== alpha ==
// fifo
module fifo #(
    parameter DATA_WIDTH = 16,
    parameter DEPTH = 64, 
    parameter ALMOST_FULL_THRESH = 56,
    parameter ALMOST_EMPTY_THRESH = 8
)(
    input                   clk,
    input                   rst_n,        
    input                   wr_en,
    input  [DATA_WIDTH-1:0] wr_data,
    input                   rd_en,
    output reg [DATA_WIDTH-1:0] rd_data,
    output                  full,
    output                  empty,
    output                  almost_full,
    output                  almost_empty,
    output                  overflow_err,
    output                  underflow_err,
    output [DATA_WIDTH-1:0] fifo_count
);
Size: roughly 1100 flip-flops, ~45000 µm² of cells after synthesis.
clock: 2.28 ns
lec_check: 0
abc_area: 1
cap_margin: 20
cell_pad_in_sites_detail_placement: 0
cell_pad_in_sites_global_placement: 0
core_aspect_ratio: 1.06
core_margin: 2
core_utilization: 66
cts_cluster_diameter: 27
setup_slack_margin: 0.59
slew_margin: 20
run.sh (not shown) runs the stock make flow with config.mk's settings and CLKGATE_MAP_FILE=.
Completing all stages was not enough for alpha: its layout failed the final checks because of setup timing.
> inputs changed (alpha -> beta)
==> flow/config.mk <==
export PLATFORM = sky130hd
export DESIGN_NAME = fifo
export DESIGN_NICKNAME = fifo
export VERILOG_FILES = /design/flow/design.v
export SDC_FILE = /design/flow/constraint.sdc
export NUM_CORES = 4
export LEC_CHECK = 0
export CAP_MARGIN = 20
export CORE_MARGIN = 2
export CORE_UTILIZATION = 40
export PLACE_DENSITY = 0.6
export SLEW_MARGIN = 20
==> flow/constraint.sdc <==
create_clock -name core_clock -period 3.12 [get_ports {clk}]
set_input_delay 0.6240 -clock core_clock [delete_from_list [all_inputs] [get_ports {clk}]]
set_output_delay 0.6240 -clock core_clock [all_outputs]
set_load 0.01 [all_outputs]
Results
alpha: all stages done; final checks FAILED (setup timing).
beta did not stop at any stage, and its layout met the timing, design-rule and antenna checks.
Delta (beta minus alpha): wire length on met1 went down 7.3 mm, placed wire-length estimate after detailed placement went down 8.4 mm.
The overall power reported for beta is smaller than that of alpha by 52%.
Of beta and alpha, the run reporting the lower synthesis area per yosys was beta.
Total number of cells along the worst setup path for beta is lower than for alpha.
In beta, the routed via count came out 14800 below the value in alpha.
The core area in beta was higher than what alpha gave.
Post-synthesis to final-layout area growth: beta < alpha

---

fifo again, from the RTL that the note above started with.
## fifo
module fifo #(
    parameter DATA_WIDTH = 16,
    parameter DEPTH = 64, 
    parameter ALMOST_FULL_THRESH = 56,
    parameter ALMOST_EMPTY_THRESH = 8
)(
    input                   clk,
    input                   rst_n,        
    input                   wr_en,
    input  [DATA_WIDTH-1:0] wr_data,
    input                   rd_en,
    output reg [DATA_WIDTH-1:0] rd_data,
    output                  full,
    output                  empty,
    output                  almost_full,
    output                  almost_empty,
    output                  overflow_err,
    output                  underflow_err,
    output [DATA_WIDTH-1:0] fifo_count
);
clock: 4.31 ns
lec_check: 0
cap_margin: 35
cell_pad_in_sites_global_placement: 0
core_aspect_ratio: 0.98
core_margin: 2
core_utilization: 66
cts_cluster_diameter: 209
gpl_routability_driven: 0
min_routing_layer: met2
place_density: 0.64
slew_margin: 20
tns_end_percent: 50
The baseline finished clean.
Then changed:
Settings changed: ABC_AREA set to 1, CAP_MARGIN 35 to 20, CELL_PAD_IN_SITES_GLOBAL_PLACEMENT 0 to unset, CORE_ASPECT_RATIO 0.98 to unset, CORE_UTILIZATION 66 to 72, CTS_CLUSTER_DIAMETER 209 to unset, CTS_CLUSTER_SIZE set to 74, GPL_ROUTABILITY_DRIVEN 0 to unset, MIN_ROUTING_LAYER met2 to unset, PLACE_DENSITY 0.64 to 0.42, SETUP_SLACK_MARGIN set to -0.12, TNS_END_PERCENT 50 to unset.
Clock period 4.31 ns to 1.73 ns, I/O delays scaled along.
After rerunning: The new run finished but failed the layout checks on negative setup slack. Total power goes up to 3.2 times its value. First-iteration DRC count goes down by 5.4%. Flip-flop count does not change. Worst setup slack got worse by 1.0 ns. Global-route usage goes down by 3.8 points. Design area goes up by 18%.
Then changed:
Settings changed: CELL_PAD_IN_SITES_DETAIL_PLACEMENT set to 0, CELL_PAD_IN_SITES_GLOBAL_PLACEMENT set to 0, CTS_CLUSTER_SIZE 74 to 76, PLACE_DENSITY 0.42 to 0.65, SETUP_SLACK_MARGIN -0.12 to 0.31.
Clock period 1.73 ns to 1.76 ns, I/O delays scaled along.
The changed run completed, yet does not pass: negative setup slack; clock power came out lower by about 4%; first-iteration DRC count came out higher by about 10%; flip-flop count does not change; setup slack gets better by 0.035 ns; routed wire length came out higher by 0.73%; clock skew is lower by 0.0031 ns; design area goes up by 0.67%; power drops by 3.3%; via count rose by 0.97%; final cell count went up by 1.4%; fmax stays flat.
Then changed:
Settings changed: CORE_ASPECT_RATIO set to 1.06, CORE_UTILIZATION 72 to 66, CTS_CLUSTER_SIZE 76 to unset, PLACE_DENSITY 0.65 to unset, SETUP_SLACK_MARGIN 0.31 to -0.17.
Clock period 1.76 ns to 2.28 ns, I/O delays scaled along.
=> The changed run reached the layout checks and failed them: negative setup slack. Non-clock buffer count went down by 166. Final cell count went down slightly. Area after synthesis is unchanged. Clock skew went up by 0.011 ns. Combinational power went down by well over a third.
Then changed:
Settings changed: ABC_AREA 1 to 0, CELL_PAD_IN_SITES_GLOBAL_PLACEMENT 0 to 1, CORE_ASPECT_RATIO 1.06 to unset, CORE_MARGIN 2 to 4, CORE_UTILIZATION 66 to 57, GPL_ROUTABILITY_DRIVEN set to 0, PLACE_DENSITY_LB_ADDON set to 0.14, SETUP_SLACK_MARGIN -0.17 to 0.05, TNS_END_PERCENT set to 95.
After rerunning: The changed run completed, yet does not pass: negative setup slack. Die size increases by 9.0%. Maximum frequency fell by 12%. Critical path depth decreases by 1. Core utilization goes down by 5.5 points.
Then changed:
Settings changed: CELL_PAD_IN_SITES_GLOBAL_PLACEMENT 1 to 0, CORE_MARGIN 4 to 2, CORE_UTILIZATION 57 to 72, CTS_CLUSTER_SIZE set to 37, GPL_ROUTABILITY_DRIVEN 0 to unset, PLACE_DENSITY set to 0.65, PLACE_DENSITY_LB_ADDON 0.14 to unset, SETUP_SLACK_MARGIN 0.05 to 0.35, TNS_END_PERCENT 95 to unset.
Clock period 2.28 ns to 1.74 ns, I/O delays scaled along.
Effect:
- Now the flow ran to the end with violations: max-capacitance violations, max-slew violations, negative setup slack
- die area goes down by 23%
- non-clock buffer count goes up by 47
- hold slack degrades by 0.098 ns
- setup slack degrades by 1.4 ns
- design area goes up by 2.2%
- synthesized cell count stays the same
- core utilization goes up by 21 points
- wire length goes up by 52%
- synthesized area does not change
- register-to-register slack degrades by 1.4 ns
- sequential share of layout area goes down by 1.3 points

---

## run A
The RTL this note starts from:
==> flow/design.v <==
`timescale 1ns / 1ps
module fifo #(
    parameter DATA_WIDTH = 16,
    parameter DEPTH = 64, 
    parameter ALMOST_FULL_THRESH = 56,
    parameter ALMOST_EMPTY_THRESH = 8
)(
    input                   clk,
    input                   rst_n,        
    input                   wr_en,
    input  [DATA_WIDTH-1:0] wr_data,
    input                   rd_en,
    output reg [DATA_WIDTH-1:0] rd_data,
    output                  full,
    output                  empty,
    output                  almost_full,
    output                  almost_empty,
    output                  overflow_err,
    output                  underflow_err,
    output [DATA_WIDTH-1:0] fifo_count
);
    function integer clog2;
        input integer value;
        integer i;
        begin
            clog2 = 0;
            for (i = value-1; i > 0; i = i >> 1)
                clog2 = clog2 + 1;
        end
    endfunction
    localparam ADDR_WIDTH = clog2(DEPTH);
    reg [DATA_WIDTH-1:0] mem [0:DEPTH-1];
    reg [ADDR_WIDTH-1:0] write_pointer;    
    reg [ADDR_WIDTH-1:0] read_pointer;     
    reg [clog2(DEPTH+1)-1:0] count;        
    reg overflow_flag, underflow_flag;
    assign full         = (count == DEPTH);
    assign empty        = (count == 0);
    assign almost_full  = (count >= ALMOST_FULL_THRESH);
    assign almost_empty = (count <= ALMOST_EMPTY_THRESH);
    assign overflow_err = overflow_flag;
    assign underflow_err= underflow_flag;
    assign fifo_count   = count;
    always @(posedge clk) begin
        if (wr_en && !full)
            mem[write_pointer] <= wr_data;
    end
    always @(posedge clk or negedge rst_n) begin
        if (!rst_n) begin
            write_pointer <= 0;
        end else if (wr_en) begin
            if (!full) begin
                write_pointer <= write_pointer + 1'b1;
            end
        end
    end
    always @(posedge clk or negedge rst_n) begin
        if (!rst_n) begin
            read_pointer <= 0;
            rd_data <= 0;
        end else if (rd_en) begin
            if (!empty) begin
                rd_data <= mem[read_pointer];
                read_pointer <= read_pointer + 1'b1;
            end
        end
    end
    always @(posedge clk or negedge rst_n) begin
        if (!rst_n) begin
            count <= 0;
        end else begin
            case ({wr_en && !full, rd_en && !empty})
                2'b10: count <= count + 1'b1; 
                2'b01: count <= count - 1'b1;
                default: count <= count;      
            endcase
        end
    end
    always @(posedge clk or negedge rst_n) begin
        if (!rst_n) begin
            overflow_flag  <= 1'b0;
            underflow_flag <= 1'b0;
        end else begin
            if (wr_en && full)
                overflow_flag <= 1'b1;
            else if (overflow_flag && rd_en && !empty)
                overflow_flag <= 1'b0;
            if (rd_en && empty)
                underflow_flag <= 1'b1;
            else if (underflow_flag && wr_en && !full)
                underflow_flag <= 1'b0;
        end
    end
endmodule
==> flow/config.mk <==
export PLATFORM = sky130hd
export DESIGN_NAME = fifo
export DESIGN_NICKNAME = fifo
export VERILOG_FILES = /design/flow/design.v
export SDC_FILE = /design/flow/constraint.sdc
export NUM_CORES = 4
export LEC_CHECK = 0
export ABC_AREA = 1
export CAP_MARGIN = 5
export CELL_PAD_IN_SITES_DETAIL_PLACEMENT = 0
export CELL_PAD_IN_SITES_GLOBAL_PLACEMENT = 0
export CORE_MARGIN = 2
export CORE_UTILIZATION = 72
export CTS_CLUSTER_SIZE = 76
export MAX_ROUTING_LAYER = met4
export PLACE_DENSITY = 0.65
export SETUP_SLACK_MARGIN = 0.31
export SLEW_MARGIN = 20
==> flow/constraint.sdc <==
create_clock -name core_clock -period 1.76 [get_ports {clk}]
set_input_delay 0.3520 -clock core_clock [delete_from_list [all_inputs] [get_ports {clk}]]
set_output_delay 0.3520 -clock core_clock [all_outputs]
set_load 0.01 [all_outputs]
The flow completed for run A, but it is not clean: the layout still shows negative setup slack.
diff inputs: run A => run B
- PLACE_DENSITY_LB_ADDON newly set to 0.0
- SETUP_SLACK_MARGIN changed from 0.31 to 0.51
- MAX_ROUTING_LAYER removed (was met4)
- CELL_PAD_IN_SITES_GLOBAL_PLACEMENT removed (was 0)
- CELL_PAD_IN_SITES_DETAIL_PLACEMENT removed (was 0)
- CTS_CLUSTER_SIZE changed from 76 to 74
- CAP_MARGIN changed from 5 to 20
- PLACE_DENSITY removed (was 0.65)
- the clock period (ns, I/O delays scaled along) changed from 1.76 to 1.73
## What came out
Layout checks on run B: not met. Flow itself completed; violations: negative setup slack.
Compared with run A, in run B count of clock-net buffers in the final layout dropped about 3.6%, non-clock buffer count in the final layout dropped 50, sequential share of layout area climbed 0.72 points, number of buffers added by the clock tree synthesis step dropped 0.99%.
Run B ended with more register-to-register slack than run A.
The total chip power of run A and that of run B are within noise of each other.
Setup slack in run B is larger than in run A.
Run B vs run A: cell area after layout down slightly
Looking at final wirelength across run B and run A, the one that comes out higher is run A.
Run A ended up with rd_data[6] as its timing endpoint of the critical path; run B ended up with rd_data[0].
Input-level comparison between run C and run B:
- CTS_CLUSTER_SIZE no longer set, was 74
- SETUP_SLACK_MARGIN now 0.39, was 0.51
- PLACE_DENSITY now 0.6, previously not set
- ABC_AREA no longer set, was 1
- PLACE_DENSITY_LB_ADDON no longer set, was 0.0
- CORE_UTILIZATION now 40, was 72
- the clock period (ns, I/O delays scaled along) now 3.12, was 1.73
### Flow results
Of run B and run C, only run C finishes the flow clean.
Run B finished all stages; layout check result: FAIL, due to negative setup slack.
| via count of the first global-routing pass | higher: run B |
Against run B, die boundary height in run C rose by more than a quarter.
Routed wire length: run C vs run B down 36 mm
Relative to run B, fraction of area in clock buffers and inverters has gone up in run C.
> inputs changed (run C -> run D)
- CORE_UTILIZATION: 40 -> 39
- SETUP_SLACK_MARGIN: 0.39 -> unset
==> comparison <==
[compare] base=run C new=run D: die span in y grew by about 1.3%; detailed route wirelength on metal2 went down 1.9%.
Cmp run D and run C / worst setup slack / higher: run C
For the total power, run D came in 510 uW lower than run C did.
The part of the power in combinational logic on run C is in line with that on run D.
Going from run C to run D, via count barely changed, tally of non-filler cells in the final layout climbed about 0.7%.
Run D packs its core more loosely than run C.
Compared run D against run C; wire length within noise.
Run D finished end to end and its layout was clean on timing, DRC and antenna.
The lower post-route worst hold slack of run D and run C is in run C.
Clock network power share for run D: 0.7 points down relative to run C
Power figures rest on the tool's default switching activity, not on a simulated workload.
